Setup of JK:
Design cordicMagPh, start of the top module:
module cordicMagPh
   #(parameter integer N        = 13,  
     parameter integer XY_WIDTH = 18)  
    (input  wire                           clk,
     input  wire                           reset,    
     input  wire                           st,       
     input  wire signed [XY_WIDTH - 1 : 0] xin,      
     input  wire signed [XY_WIDTH - 1 : 0] yin,      
     output reg                            rdy,      
     output wire        [XY_WIDTH - 1 : 0] mag,      
     output wire signed [XY_WIDTH + 1 : 0] ph);      
    localparam integer N_WIDTH = $clog2(N);
    reg signed [XY_WIDTH + 1 : 0] x, y, z;
    reg        [N_WIDTH  - 1 : 0] ni;       
    reg                           qrt;      
    wire signed [XY_WIDTH + 1 : 0] xShift, yShift;
    wire        [XY_WIDTH - 2 : 0] atan;
    reg  signed [XY_WIDTH + 1 : 0] zCnv;
    reg          [XY_WIDTH : 0] a;
    reg  [2 * XY_WIDTH - 1 : 0] r;
    localparam [1 : 0] ST0 = 2'd0, ST1 = 2'd1, ST2 = 2'd2, ST3 = 2'd3;
    reg [1 : 0] state;
    localparam integer PKG_WIDTH = XY_WIDTH + 1;
    function [63:0] atanLUTlong;
        input integer i;
        begin
            case (i)
                0: atanLUTlong = 64'd2305843009213693952;
                1: atanLUTlong = 64'd1361218612134873344;
                2: atanLUTlong = 64'd719230530580881024;
                3: atanLUTlong = 64'd365092647525521984;
                4: atanLUTlong = 64'd183254791493294816;
                5: atanLUTlong = 64'd91716730292036224;
                6: atanLUTlong = 64'd45869556482713136;
                7: atanLUTlong = 64'd22936177926750896;
                8: atanLUTlong = 64'd11468263948075832;
                9: atanLUTlong = 64'd5734153847876408;
                10: atanLUTlong = 64'd2867079658191484;
                11: atanLUTlong = 64'd1433540170878135;
                12: atanLUTlong = 64'd716770128161890;
                13: atanLUTlong = 64'd358385069421298;
                14: atanLUTlong = 64'd179192535378193;
                15: atanLUTlong = 64'd89596267772540;
                16: atanLUTlong = 64'd44798133896700;
                17: atanLUTlong = 64'd22399066949654;
                18: atanLUTlong = 64'd11199533474990;
                19: atanLUTlong = 64'd5599766737515;
                20: atanLUTlong = 64'd2799883368760;
                21: atanLUTlong = 64'd1399941684380;
  ...
Settings: LEC_CHECK=0, CAP_MARGIN=0, CORE_ASPECT_RATIO=0.94, CORE_MARGIN=2, CORE_UTILIZATION=72, CTS_CLUSTER_DIAMETER=262, CTS_CLUSTER_SIZE=58, PLACE_DENSITY_LB_ADDON=0.01, SETUP_SLACK_MARGIN=1.86, SLEW_MARGIN=20, TNS_END_PERCENT=5; clock period 6.51 ns.
run.sh (not shown) runs the stock make flow with config.mk's settings and CLKGATE_MAP_FILE=.
The flow completed for JK, but it is not clean: the layout still shows negative setup slack.
--- input diff JK..MS ---
- clearing PLACE_DENSITY_LB_ADDON, which used to be 0.01
- swapping 72 for 40 in CORE_UTILIZATION
- clearing CTS_CLUSTER_DIAMETER, which used to be 262
- clearing TNS_END_PERCENT, which used to be 5
- clearing CTS_CLUSTER_SIZE, which used to be 58
- clearing SETUP_SLACK_MARGIN, which used to be 1.86
- clearing CORE_ASPECT_RATIO, which used to be 0.94
- swapping 0 for 20 in CAP_MARGIN
- swapping 6.51 for 7.59 in the clock period (ns, I/O delays scaled along)
### Flow results
Tightest hold margin of JK is on par with MS. Per the final summary, MS finished and its layout is clean on timing, DRC and antenna.
Inputs modified between MS and AL:
- SLEW_MARGIN: 20 -> 5
- CTS_CLUSTER_SIZE: unset -> 79
- the clock period (ns, I/O delays scaled along): 7.59 -> 8.0
==> comparison <==
- Largest net degree at the start of global routing down about 20% in AL wrt MS
- Required time at the worst-slack endpoint: MS and AL compared, higher one is AL
Modified inputs, TR compared to AL
- CORE_MARGIN: 2 -> 4
- TNS_END_PERCENT: unset -> 50
- ABC_AREA: unset -> 1
- MIN_ROUTING_LAYER: unset -> met2
- CORE_UTILIZATION: 40 -> 20
- CORE_ASPECT_RATIO: unset -> 0.74
- CELL_PAD_IN_SITES_GLOBAL_PLACEMENT: unset -> 3
- CTS_CLUSTER_SIZE: 79 -> 35
- CTS_CLUSTER_DIAMETER: unset -> 138
- GPL_ROUTABILITY_DRIVEN: unset -> 0
- SLEW_MARGIN: 5 -> 20
Notes after the runs:
- TR has post-synthesis instance total above what AL had.
- Per the comparison of TR with AL, buffer and inverter count on the worst path went up by 2; number of logic gates went up by 617.
- STATUS run=TR STAGES=ALL_DONE FINAL_CHECKS=FAILED CAUSE=design-rule violations
- TR vs AL: starting density of the core down
- Re hold slack: TR is 0.065 ns up on AL.
- Diff AL -> TR | synthesized area per cell | down by more than 10%

========
cordicMagPh again, from the RTL that the note above started with.
make LEC_CHECK=0 CAP_MARGIN=0 CORE_ASPECT_RATIO=0.83 CORE_MARGIN=2 CORE_UTILIZATION=72 CTS_CLUSTER_DIAMETER=374 CTS_CLUSTER_SIZE=83 GPL_TIMING_DRIVEN=1 PLACE_DENSITY_LB_ADDON=0.06 SETUP_SLACK_MARGIN=-0.57 SLEW_MARGIN=25 TNS_END_PERCENT=100 finish   # period 5.75 ns
The first run finished but failed the layout checks on negative setup slack.
Change:
CORE_ASPECT_RATIO = 0.91   (was 0.83)
CTS_CLUSTER_DIAMETER = 364   (was 374)
PLACE_DENSITY = 0.77   (was unset)
PLACE_DENSITY_LB_ADDON = unset   (was 0.06)
SETUP_SLACK_MARGIN = 3.28   (was -0.57)
SLEW_MARGIN = 0   (was 25)
TNS_END_PERCENT = unset   (was 100)
clock period = 11.4 ns   (was 5.75 ns; I/O delays follow)
Result: With this change the flow produced a clean layout; global-route usage came out lower by 3.3 points; worst setup slack improves by 4.9 ns; hold slack loses 0.069 ns; clock skew went up by 0.010 ns; non-clock buffer count fell by 163; final cell count fell by 5.1%; cell area came out lower by 7.8%; register-to-register slack is better by 4.9 ns; fmax went down by 9.8%; sequential cell count does not change.
Change:
ABC_AREA = 1   (was unset)
CORE_ASPECT_RATIO = 0.99   (was 0.91)
CORE_UTILIZATION = 48   (was 72)
CTS_CLUSTER_DIAMETER = 266   (was 364)
CTS_CLUSTER_SIZE = 100   (was 83)
GPL_TIMING_DRIVEN = 0   (was 1)
PLACE_DENSITY = 0.76   (was 0.77)
SETUP_SLACK_MARGIN = unset   (was 3.28)
TNS_END_PERCENT = 5   (was unset)
Core utilization goes down by 24 points.
Synthesized area went up by 7.5%.
Routed wire length increases by 35%.
Cell area is higher by 10%.
Cell count grows by 44%.
Non-clock buffer count rises by 103.
Change:
ABC_AREA = unset   (was 1)
CAP_MARGIN = 20   (was 0)
CORE_ASPECT_RATIO = unset   (was 0.99)
CORE_UTILIZATION = 40   (was 48)
CTS_CLUSTER_DIAMETER = unset   (was 266)
CTS_CLUSTER_SIZE = unset   (was 100)
GPL_TIMING_DRIVEN = unset   (was 0)
PLACE_DENSITY = unset   (was 0.76)
SLEW_MARGIN = 20   (was 0)
TNS_END_PERCENT = unset   (was 5)
clock period = 6.03 ns   (was 11.4 ns; I/O delays follow)
With this change the flow ran to the end with violations: negative setup slack. Non-clock buffer count increases by 28. Utilization decreases by 6.5 points. Clock-buffer cell count came out higher by 2. Final cell count drops by 20%. Synthesized area falls by 7.0%. Routed wire length shrinks by 24%. Flip-flop count stays the same. Clock skew came out lower by 0.0058 ns. Setup slack gets worse by 4.0 ns.
